Design cordicMagPh, start of the top module:
module cordicMagPh
   #(parameter integer N        = 13,  
     parameter integer XY_WIDTH = 18)  
    (input  wire                           clk,
     input  wire                           reset,    
     input  wire                           st,       
     input  wire signed [XY_WIDTH - 1 : 0] xin,      
     input  wire signed [XY_WIDTH - 1 : 0] yin,      
     output reg                            rdy,      
     output wire        [XY_WIDTH - 1 : 0] mag,      
     output wire signed [XY_WIDTH + 1 : 0] ph);
For scale: ~70 flip-flops, about 78 I/O pins.
clock: 7.59 ns
lec_check: 0
cap_margin: 20
core_margin: 2
core_utilization: 57
slew_margin: 20
run.sh (not shown) runs the stock make flow with config.mk's settings and CLKGATE_MAP_FILE=.
Edit:
--- a/flow/config.mk
+++ b/flow/config.mk
@@ -8,4 +8,4 @@
 export CAP_MARGIN = 20
 export CORE_MARGIN = 2
-export CORE_UTILIZATION = 57
+export CORE_UTILIZATION = 40
 export SLEW_MARGIN = 20
The new run completed with no timing, DRC or antenna violations.
Wire length climbs by about 2%.
Synthesized cell count stays the same.
Edit:
==> flow/constraint.sdc (replaced) <==
create_clock -name core_clock -period 6.03 [get_ports {clk}]
set_input_delay 1.2060 -clock core_clock [delete_from_list [all_inputs] [get_ports {clk}]]
set_output_delay 1.2060 -clock core_clock [all_outputs]
set_load 0.01 [all_outputs]
Outcome: Now the flow completed and failed the layout checks on negative setup slack; setup slack gets worse by 0.64 ns; register-to-register slack loses 0.64 ns; final cell count went up by a few percent; die size is unchanged; sequential share of layout area shrinks by 0.47 points; clock skew barely changes; area after synthesis stays the same.
Edit:
--- a/flow/config.mk
+++ b/flow/config.mk
@@ -6,6 +6,8 @@
 export NUM_CORES = 4
 export LEC_CHECK = 0
+export ABC_AREA = 1
 export CAP_MARGIN = 20
 export CORE_MARGIN = 2
-export CORE_UTILIZATION = 40
+export CORE_UTILIZATION = 66
+export CTS_CLUSTER_SIZE = 96
 export SLEW_MARGIN = 20
==> flow/constraint.sdc (replaced) <==
create_clock -name core_clock -period 9.76 [get_ports {clk}]
set_input_delay 1.9520 -clock core_clock [delete_from_list [all_inputs] [get_ports {clk}]]
set_output_delay 1.9520 -clock core_clock [all_outputs]
set_load 0.01 [all_outputs]
Result: The changed run produced a clean layout; die size decreases by a quarter to a third; via count increases by a quarter to a third; cell area is lower slightly; global-route usage came out higher by 21 points; worst hold slack gains 0.047 ns; routed wire length rises by about a fifth; area after synthesis rose by a little under a tenth; core utilization rises by 25 points.

---

The RTL this note starts from:
==> flow/design.v <==
module cordicMagPh
   #(parameter integer N        = 13,  
     parameter integer XY_WIDTH = 18)  
    (input  wire                           clk,
     input  wire                           reset,    
     input  wire                           st,       
     input  wire signed [XY_WIDTH - 1 : 0] xin,      
     input  wire signed [XY_WIDTH - 1 : 0] yin,      
     output reg                            rdy,      
     output wire        [XY_WIDTH - 1 : 0] mag,      
     output wire signed [XY_WIDTH + 1 : 0] ph);      
    localparam integer N_WIDTH = $clog2(N);
    reg signed [XY_WIDTH + 1 : 0] x, y, z;
    reg        [N_WIDTH  - 1 : 0] ni;       
    reg                           qrt;      
    wire signed [XY_WIDTH + 1 : 0] xShift, yShift;
    wire        [XY_WIDTH - 2 : 0] atan;
    reg  signed [XY_WIDTH + 1 : 0] zCnv;
    reg          [XY_WIDTH : 0] a;
    reg  [2 * XY_WIDTH - 1 : 0] r;
    localparam [1 : 0] ST0 = 2'd0, ST1 = 2'd1, ST2 = 2'd2, ST3 = 2'd3;
    reg [1 : 0] state;
    localparam integer PKG_WIDTH = XY_WIDTH + 1;
    function [63:0] atanLUTlong;
        input integer i;
        begin
            case (i)
                0: atanLUTlong = 64'd2305843009213693952;
                1: atanLUTlong = 64'd1361218612134873344;
                2: atanLUTlong = 64'd719230530580881024;
                3: atanLUTlong = 64'd365092647525521984;
                4: atanLUTlong = 64'd183254791493294816;
                5: atanLUTlong = 64'd91716730292036224;
                6: atanLUTlong = 64'd45869556482713136;
                7: atanLUTlong = 64'd22936177926750896;
                8: atanLUTlong = 64'd11468263948075832;
                9: atanLUTlong = 64'd5734153847876408;
                10: atanLUTlong = 64'd2867079658191484;
                11: atanLUTlong = 64'd1433540170878135;
                12: atanLUTlong = 64'd716770128161890;
                13: atanLUTlong = 64'd358385069421298;
                14: atanLUTlong = 64'd179192535378193;
                15: atanLUTlong = 64'd89596267772540;
                16: atanLUTlong = 64'd44798133896700;
                17: atanLUTlong = 64'd22399066949654;
                18: atanLUTlong = 64'd11199533474990;
                19: atanLUTlong = 64'd5599766737515;
                20: atanLUTlong = 64'd2799883368760;
                21: atanLUTlong = 64'd1399941684380;
                22: atanLUTlong = 64'd699970842190;
                23: atanLUTlong = 64'd349985421095;
                24: atanLUTlong = 64'd174992710548;
                25: atanLUTlong = 64'd87496355274;
                26: atanLUTlong = 64'd43748177637;
                27: atanLUTlong = 64'd21874088818;
                28: atanLUTlong = 64'd10937044409;
                29: atanLUTlong = 64'd5468522205;
                30: atanLUTlong = 64'd2734261102;
                31: atanLUTlong = 64'd1367130551;
                32: atanLUTlong = 64'd683565276;
                33: atanLUTlong = 64'd341782638;
                34: atanLUTlong = 64'd170891319;
                35: atanLUTlong = 64'd85445659;
                36: atanLUTlong = 64'd42722830;
                37: atanLUTlong = 64'd21361415;
                38: atanLUTlong = 64'd10680707;
                39: atanLUTlong = 64'd5340354;
                40: atanLUTlong = 64'd2670177;
                41: atanLUTlong = 64'd1335088;
                42: atanLUTlong = 64'd667544;
                43: atanLUTlong = 64'd333772;
                44: atanLUTlong = 64'd166886;
                45: atanLUTlong = 64'd83443;
                46: atanLUTlong = 64'd41722;
                47: atanLUTlong = 64'd20861;
                48: atanLUTlong = 64'd10430;
                49: atanLUTlong = 64'd5215;
                50: atanLUTlong = 64'd2608;
                51: atanLUTlong = 64'd1304;
                52: atanLUTlong = 64'd652;
                53: atanLUTlong = 64'd326;
                54: atanLUTlong = 64'd163;
                55: atanLUTlong = 64'd81;
                56: atanLUTlong = 64'd41;
                57: atanLUTlong = 64'd20;
                58: atanLUTlong = 64'd10;
                59: atanLUTlong = 64'd5;
                60: atanLUTlong = 64'd3;
                61: atanLUTlong = 64'd1;
                62: atanLUTlong = 64'd1;
                63: atanLUTlong = 64'd0;
                default: atanLUTlong = 64'd0;
            endcase
        end
    endfunction
    function [63:0] coefdLUTlong;
        input integer i;
        begin
            case (i)
                0: coefdLUTlong = 64'd3260954456333195264;
                1: coefdLUTlong = 64'd2916686334356757504;
                2: coefdLUTlong = 64'd2829601372552588288;
                3: coefdLUTlong = 64'd2807750841902562304;
                4: coefdLUTlong = 64'd2802282967498353152;
                5: coefdLUTlong = 64'd2800915666627739136;
                6: coefdLUTlong = 64'd2800573820569637376;
                7: coefdLUTlong = 64'd2800488357751430656;
                8: coefdLUTlong = 64'd2800466991965381120;
                9: coefdLUTlong = 64'd2800461650513774592;
                10: coefdLUTlong = 64'd2800460315150554624;
                11: coefdLUTlong = 64'd2800459981309729792;
                12: coefdLUTlong = 64'd2800459897849522176;
                13: coefdLUTlong = 64'd2800459876984470016;
                14: coefdLUTlong = 64'd2800459871768206848;
                15: coefdLUTlong = 64'd2800459870464141312;
                16: coefdLUTlong = 64'd2800459870138124800;
                17: coefdLUTlong = 64'd2800459870056620544;
                18: coefdLUTlong = 64'd2800459870036244480;
                19: coefdLUTlong = 64'd2800459870031150592;
                20: coefdLUTlong = 64'd2800459870029877248;
                21: coefdLUTlong = 64'd2800459870029558784;
                22: coefdLUTlong = 64'd2800459870029479424;
                23: coefdLUTlong = 64'd2800459870029459456;
                24: coefdLUTlong = 64'd2800459870029454336;
                25: coefdLUTlong = 64'd2800459870029453312;
                default: coefdLUTlong = 64'd0;
            endcase
        end
    endfunction
    localparam integer COEFD_LUT_LONG_SIZE = 26;
    function [PKG_WIDTH - 3 : 0] atanLUTshort;
        input integer i;
        reg [63 : 0] v;
        begin
            v = atanLUTlong(i);
            atanLUTshort = v[61 -: PKG_WIDTH - 2];
        end
    endfunction
    function [PKG_WIDTH - 3 : 0] coefdInit;
        input integer dummy;
        reg [63 : 0] v;
        begin
            if (N - 1 > COEFD_LUT_LONG_SIZE - 1)
                v = coefdLUTlong(COEFD_LUT_LONG_SIZE - 1);
            else
                v = coefdLUTlong(N - 1);
            coefdInit = v[61 -: PKG_WIDTH - 2];
        end
    endfunction
    localparam [PKG_WIDTH - 3 : 0] coefd = coefdInit(0);
    function [PKG_WIDTH - 1 : 0] signalSaturate;
        input [PKG_WIDTH - 1 : 0] x;
        begin
            if (x[PKG_WIDTH - 1 : PKG_WIDTH - 2] == 2'b01) begin
                signalSaturate = {2'b01, {(PKG_WIDTH - 2){1'b0}}};
            end else if (x[PKG_WIDTH - 1 : PKG_WIDTH - 2] == 2'b10) begin
                signalSaturate = {2'b11, {(PKG_WIDTH - 2){1'b0}}};
            end else begin
                signalSaturate = x;
            end
        end
    endfunction
    always @(posedge clk or posedge reset)
    if (reset) begin
        rdy   <= 1'b0;
        x     <= {(XY_WIDTH + 2){1'b0}};
        y     <= {(XY_WIDTH + 2){1'b0}};
        z     <= {(XY_WIDTH + 2){1'b0}};
        ni    <= {N_WIDTH{1'b0}};
        qrt   <= 1'b0;
        state <= ST0;
    end else begin
        if (st) begin  
            rdy <= 1'b0;
            ni  <= {N_WIDTH{1'b0}};  
            if (xin < 0) begin
                x   <= -xin;
                qrt <= 1'b1;
            end else begin  
                x   <= xin;
                qrt <= 1'b0;
            end
            y <= yin;
            state <= ST1;
        end else begin
            case (state)
                ST0: begin
                    rdy <= 1'b1;
                end
                ST1: begin
                    if (y == 0) begin  
                        rdy <= 1'b1;
                        if (~qrt) begin  
                            z <= {(XY_WIDTH + 2){1'b0}};
                        end else begin
                            z <= {2'b01, {XY_WIDTH{1'b0}}};  
                        end
                        state <= ST0;  
                    end else begin  
                        if (y < 0) begin
                            x <= x - y;
                            y <= y + x;
                            z <= -atan;
                        end else begin
                            x <= x + y;
                            y <= y - x;
                            z <= atan;
                        end
                        ni    <= ni + 1'd1;
                        state <= ST2;
                    end
                end
                ST2: begin
                    if (y < 0) begin
                        x <= x - yShift;
                        y <= y + xShift;
                        z <= z - atan;
                    end else begin  
                        x <= x + yShift;
                        y <= y - xShift;
                        z <= z + atan;
                    end
                    if (ni < N - 1) begin  
                        ni    <= ni + 1'd1;
                        state <= ST2;
                    end else begin
                        ni    <= {N_WIDTH{1'b0}};
                        state <= ST3;
                    end
                end
                ST3: begin
                    rdy   <= 1'b1;
                    x     <= {1'b0, r[2 * XY_WIDTH - 1 : XY_WIDTH - 1]};
                    z     <= zCnv;
                    state <= ST0;
                end
            endcase
        end
    end
    assign xShift = x >>> ni;
    assign yShift = y >>> ni;
    assign atan   = atanLUTshort(ni);
    always @(*) begin
        if (x >= 0) begin
            a = x[XY_WIDTH : 0];
        end else begin
            a = {(XY_WIDTH + 1){1'b0}};
        end
        r = a * coefd;
    end
    always @(*) begin
        zCnv = {z[XY_WIDTH + 1], signalSaturate(z[XY_WIDTH : 0])};
        if (~qrt) begin  
            zCnv = zCnv;
        end else begin     
            if (zCnv >= 0) begin
                zCnv = {2'b01, {XY_WIDTH{1'b0}}} - zCnv;  
            end else begin
                zCnv = {2'b11, {XY_WIDTH{1'b0}}} - zCnv;  
            end
        end
    end
    assign mag = x[XY_WIDTH - 1 : 0];
    assign ph  = z;
endmodule
clock: 11.0 ns
lec_check: 0
abc_area: 1
cap_margin: 0
core_aspect_ratio: 0.91
core_margin: 2
core_utilization: 72
cts_cluster_diameter: 364
cts_cluster_size: 83
gpl_timing_driven: 1
hold_slack_margin: 0.29
place_density: 0.77
setup_slack_margin: 3.28
slew_margin: 0
Edit:
ABC_AREA = not set   (was 1)
CAP_MARGIN = 20   (was 0)
CORE_ASPECT_RATIO = not set   (was 0.91)
CORE_UTILIZATION = 28   (was 72)
CTS_CLUSTER_DIAMETER = not set   (was 364)
CTS_CLUSTER_SIZE = not set   (was 83)
GPL_TIMING_DRIVEN = not set   (was 1)
HOLD_SLACK_MARGIN = not set   (was 0.29)
PLACE_DENSITY = not set   (was 0.77)
SETUP_SLACK_MARGIN = not set   (was 3.28)
SLEW_MARGIN = 20   (was 0)
clock period = 9.76 ns   (was 11.0 ns; I/O delays follow)
After rerunning: Sequential cell count stays the same; non-clock buffer count does not change; cell area fell by 3.3%; count of clock-buffer cells in the layout does not change; worst hold slack got worse by 0.040 ns; via count came out lower by 25%; synthesized area drops by about 7%.
Edit:
CORE_UTILIZATION = 65   (was 28)
clock period = 6.31 ns   (was 9.76 ns; I/O delays follow)
Effect:
- The changed run ran to the end with violations: setup timing
- first-iteration DRC count went up by about 40%
- critical path depth is unchanged
- maximum frequency went up by about 20%
Edit:
CORE_UTILIZATION = 72   (was 65)
CTS_CLUSTER_DIAMETER = 262   (was not set)
CTS_CLUSTER_SIZE = 58   (was not set)
PLACE_DENSITY = 0.67   (was not set)
clock period = 6.51 ns   (was 6.31 ns; I/O delays follow)
The new run finished but fails on setup timing.
Worst hold slack gets worse by 0.0089 ns.
Design area decreases by 1.3%.
Area after synthesis does not change.
Edit:
CORE_UTILIZATION = 40   (was 72)
CTS_CLUSTER_DIAMETER = not set   (was 262)
CTS_CLUSTER_SIZE = not set   (was 58)
PLACE_DENSITY = not set   (was 0.67)
clock period = 8.0 ns   (was 6.51 ns; I/O delays follow)
Outcome: The new run passed the timing, DRC and antenna checks; routed wire length went down by 7.9%; critical path depth decreases by 3; clock-buffer cell count goes up by 2; non-clock buffer count is lower by 42; final area came out lower by 1.6%.
Edit:
CELL_PAD_IN_SITES_GLOBAL_PLACEMENT = 3   (was not set)
CORE_ASPECT_RATIO = 0.74   (was not set)
CORE_UTILIZATION = 20   (was 40)
CTS_CLUSTER_DIAMETER = 38   (was not set)
CTS_CLUSTER_SIZE = 44   (was not set)
GPL_ROUTABILITY_DRIVEN = 0   (was not set)
MIN_ROUTING_LAYER = met2   (was not set)
SETUP_SLACK_MARGIN = 0.14   (was not set)
=> The changed run finished with timing, DRC and antenna clean. Wire length goes up by 30%. Sequential share of layout area goes down by 0.39 points. Register-to-register slack improves by 0.08 ns. Count of clock-buffer cells in the layout shrinks by 1.
